// gainBal
module gainBal (
    input  wire             clk,
    input  wire             rstn,
    input  wire             din_val,
    input  wire [255:0]     din,
    input  wire [63:0]      gain,
    input  wire [31:0]      bal,
    output reg              dout_val,
    output reg  [255:0]     dout
);
reg [7:0]  gain_mem[7:0];
reg [7:0]  bal_mem[3:0];
reg [15:0] mult[0:7];
reg [47:0] quot[0:7];
integer i, j, k, l;
always @* begin
    for (l=0; l<8; l=l+1) begin
        gain_mem[l]     = gain[8*l +: 8];
        if (l < 4)
            bal_mem[l]  = bal[8*l +: 8];
    end
end
always @(posedge clk or negedge rstn) begin
    if (!rstn) begin
        for (i=0; i<8; i=i+1) begin
            mult[i] <= 16'd0;
        end
    end
    else begin
        for (i=0; i<4; i=i+1) begin
            mult[2*i  ] <= {{8{gain_mem[2*i  ][7]}}, gain_mem[2*i  ]} * {{8{~bal_mem[i][7]}}, ~bal_mem[i]};
            mult[2*i+1] <= {{8{gain_mem[2*i+1][7]}}, gain_mem[2*i+1]} * {{8{ bal_mem[i][7]}},  bal_mem[i]};
        end
    end
end
always @(posedge clk or negedge rstn) begin
    if (!rstn) begin
        dout_val    <= 1'b0;
        for (j=0; j<8; j=j+1) begin
            quot[j] <= 48'd0;
        end
    end
    else begin
        dout_val    <= din_val;
        for (j=0; j<8; j=j+1) begin
            quot[j] <= {16'd0, din[32*j +:32]} * {{32{mult[j][15]}}, mult[j]};
        end
    end
end
always @* begin
    for (k=0; k<8; k=k+1) begin
        dout[32*k +:32] = quot[k][47:16];
    end
end
endmodule
For scale: ~22000 cells after synthesis, roughly 390 flip-flops, ~610 I/O pins, about 0.17 mm2 of cells after synthesis.
Settings: LEC_CHECK=0, ABC_AREA=1, CAP_MARGIN=20, CORE_ASPECT_RATIO=0.5, CORE_MARGIN=2, CORE_UTILIZATION=72, CTS_CLUSTER_DIAMETER=271, CTS_CLUSTER_SIZE=10, HOLD_SLACK_MARGIN=0.28, PLACE_DENSITY=0.45, SETUP_SLACK_MARGIN=1.04, SLEW_MARGIN=20; clock period 3.52 ns.
run.sh (not shown) runs the stock make flow with config.mk's settings and CLKGATE_MAP_FILE=.
The starting point died in global routing on GRT-0232.
Edit:
ABC_AREA = 0   (was 1)
CAP_MARGIN = 15   (was 20)
CELL_PAD_IN_SITES_GLOBAL_PLACEMENT = 2   (was not set)
CORE_ASPECT_RATIO = not set   (was 0.5)
CORE_UTILIZATION = 50   (was 72)
CTS_CLUSTER_DIAMETER = not set   (was 271)
CTS_CLUSTER_SIZE = not set   (was 10)
GPL_ROUTABILITY_DRIVEN = 1   (was not set)
HOLD_SLACK_MARGIN = 0.21   (was 0.28)
MAX_ROUTING_LAYER = met4   (was not set)
MIN_ROUTING_LAYER = met2   (was not set)
PLACE_DENSITY = not set   (was 0.45)
SETUP_SLACK_MARGIN = not set   (was 1.04)
clock period = 12.7 ns   (was 3.52 ns; I/O delays follow)
Effect: The changed run finished clean. Area after synthesis drops by a little under a tenth. Die size rises by a quarter to a third. Synthesized cell count fell by a quarter to a third.
Edit:
ABC_AREA = not set   (was 0)
CELL_PAD_IN_SITES_GLOBAL_PLACEMENT = not set   (was 2)
CORE_UTILIZATION = 72   (was 50)
CTS_CLUSTER_DIAMETER = 314   (was not set)
GPL_ROUTABILITY_DRIVEN = not set   (was 1)
HOLD_SLACK_MARGIN = not set   (was 0.21)
MAX_ROUTING_LAYER = not set   (was met4)
MIN_ROUTING_LAYER = not set   (was met2)
SETUP_SLACK_MARGIN = -0.59   (was not set)
clock period = 5.84 ns   (was 12.7 ns; I/O delays follow)
The changed run completed, yet does not pass: negative setup slack.
Count of clock-buffer cells in the layout fell by 21.
First-iteration DRC count fell by 54%.
Final area rose by 9.8%.
Sequential cell count stays the same.
Die area fell by 30%.
Worst setup slack is worse by 3.7 ns.
Edit:
ABC_AREA = 0   (was not set)
CELL_PAD_IN_SITES_GLOBAL_PLACEMENT = 3   (was not set)
CORE_UTILIZATION = 50   (was 72)
CTS_CLUSTER_DIAMETER = not set   (was 314)
GPL_ROUTABILITY_DRIVEN = 0   (was not set)
HOLD_SLACK_MARGIN = 0.21   (was not set)
MAX_ROUTING_LAYER = met4   (was not set)
MIN_ROUTING_LAYER = met2   (was not set)
SETUP_SLACK_MARGIN = not set   (was -0.59)
clock period = 12.7 ns   (was 5.84 ns; I/O delays follow)
What happened:
- The new run completed without violations
- worst setup slack is better by 3.6 ns
- sequential share of layout area grows by 0.50 points
- utilization fell by 32 points
- hold slack improved by 0.64 ns
- synthesized area stays the same
- wire length went up by about 5%
- via count increases by 23%
- die size went up by 44%

---

The RTL this note starts from:
==> flow/design.v <==
module gainBal (
    input  wire             clk,
    input  wire             rstn,
    input  wire             din_val,
    input  wire [255:0]     din,
    input  wire [63:0]      gain,
    input  wire [31:0]      bal,
    output reg              dout_val,
    output reg  [255:0]     dout
);
reg [7:0]  gain_mem[7:0];
reg [7:0]  bal_mem[3:0];
reg [15:0] mult[0:7];
reg [47:0] quot[0:7];
integer i, j, k, l;
always @* begin
    for (l=0; l<8; l=l+1) begin
        gain_mem[l]     = gain[8*l +: 8];
        if (l < 4)
            bal_mem[l]  = bal[8*l +: 8];
    end
end
always @(posedge clk or negedge rstn) begin
    if (!rstn) begin
        for (i=0; i<8; i=i+1) begin
            mult[i] <= 16'd0;
        end
    end
    else begin
        for (i=0; i<4; i=i+1) begin
            mult[2*i  ] <= {{8{gain_mem[2*i  ][7]}}, gain_mem[2*i  ]} * {{8{~bal_mem[i][7]}}, ~bal_mem[i]};
            mult[2*i+1] <= {{8{gain_mem[2*i+1][7]}}, gain_mem[2*i+1]} * {{8{ bal_mem[i][7]}},  bal_mem[i]};
        end
    end
end
always @(posedge clk or negedge rstn) begin
    if (!rstn) begin
        dout_val    <= 1'b0;
        for (j=0; j<8; j=j+1) begin
            quot[j] <= 48'd0;
        end
    end
    else begin
        dout_val    <= din_val;
        for (j=0; j<8; j=j+1) begin
            quot[j] <= {16'd0, din[32*j +:32]} * {{32{mult[j][15]}}, mult[j]};
        end
    end
end
always @* begin
    for (k=0; k<8; k=k+1) begin
        dout[32*k +:32] = quot[k][47:16];
    end
end
endmodule
==> flow/config.mk <==
export PLATFORM = sky130hd
export DESIGN_NAME = gainBal
export DESIGN_NICKNAME = gainBal
export VERILOG_FILES = /design/flow/design.v
export SDC_FILE = /design/flow/constraint.sdc
export NUM_CORES = 4
export LEC_CHECK = 0
export ABC_AREA = 0
export CAP_MARGIN = 5
export CELL_PAD_IN_SITES_GLOBAL_PLACEMENT = 0
export CORE_ASPECT_RATIO = 0.56
export CORE_MARGIN = 2
export CORE_UTILIZATION = 72
export CTS_CLUSTER_DIAMETER = 386
export CTS_CLUSTER_SIZE = 15
export GPL_ROUTABILITY_DRIVEN = 1
export PLACE_DENSITY_LB_ADDON = 0.01
export SETUP_SLACK_MARGIN = 0.58
export SLEW_MARGIN = 10
export TNS_END_PERCENT = 85
==> flow/constraint.sdc <==
create_clock -name core_clock -period 2.01 [get_ports {clk}]
set_input_delay 0.4020 -clock core_clock [delete_from_list [all_inputs] [get_ports {clk}]]
set_output_delay 0.4020 -clock core_clock [all_outputs]
set_load 0.01 [all_outputs]
The first run ran to the end with violations: negative setup slack.
==> next run, changes <==
ABC_AREA = default   (was 0)
CAP_MARGIN = 20   (was 5)
CELL_PAD_IN_SITES_GLOBAL_PLACEMENT = default   (was 0)
CORE_ASPECT_RATIO = default   (was 0.56)
CORE_UTILIZATION = 40   (was 72)
CTS_CLUSTER_DIAMETER = default   (was 386)
CTS_CLUSTER_SIZE = default   (was 15)
GPL_ROUTABILITY_DRIVEN = default   (was 1)
HOLD_SLACK_MARGIN = 0.14   (was default)
PLACE_DENSITY_LB_ADDON = default   (was 0.01)
SETUP_SLACK_MARGIN = -0.78   (was 0.58)
SLEW_MARGIN = 20   (was 10)
TNS_END_PERCENT = default   (was 85)
clock period = 9.0 ns   (was 2.01 ns; I/O delays follow)
With this change the flow completed without violations.
Design area falls by roughly a tenth.
First-iteration DRC count shrinks by well over a third.
Clock skew stays flat.
Final cell count is higher slightly.
Wire length came out lower by about a fifth.
Die area goes up by well over a third.
Setup slack gains 5.5 ns.
Area after synthesis does not change.
Clock-buffer cell count climbs by 57.
Global-route usage drops by 23 points.
==> next run, changes <==
ABC_AREA = 1   (was default)
CORE_UTILIZATION = 72   (was 40)
CTS_CLUSTER_DIAMETER = 348   (was default)
HOLD_SLACK_MARGIN = default   (was 0.14)
SETUP_SLACK_MARGIN = default   (was -0.78)
clock period = 5.47 ns   (was 9.0 ns; I/O delays follow)
The changed run ended with an error in global routing (5_1_grt) on GRT-0116.
Die size drops by 39%.
Synthesized cell count climbs by 31%.
Area after synthesis climbs by 9.1%.
==> next run, changes <==
ABC_AREA = default   (was 1)
CORE_UTILIZATION = 40   (was 72)
CTS_CLUSTER_DIAMETER = default   (was 348)
clock period = 9.0 ns   (was 5.47 ns; I/O delays follow)
What happened:
- This time the run produced a clean layout
- synthesized cell count goes down by 23%
- die area is higher by 64%
- synthesized area is lower by about 8%
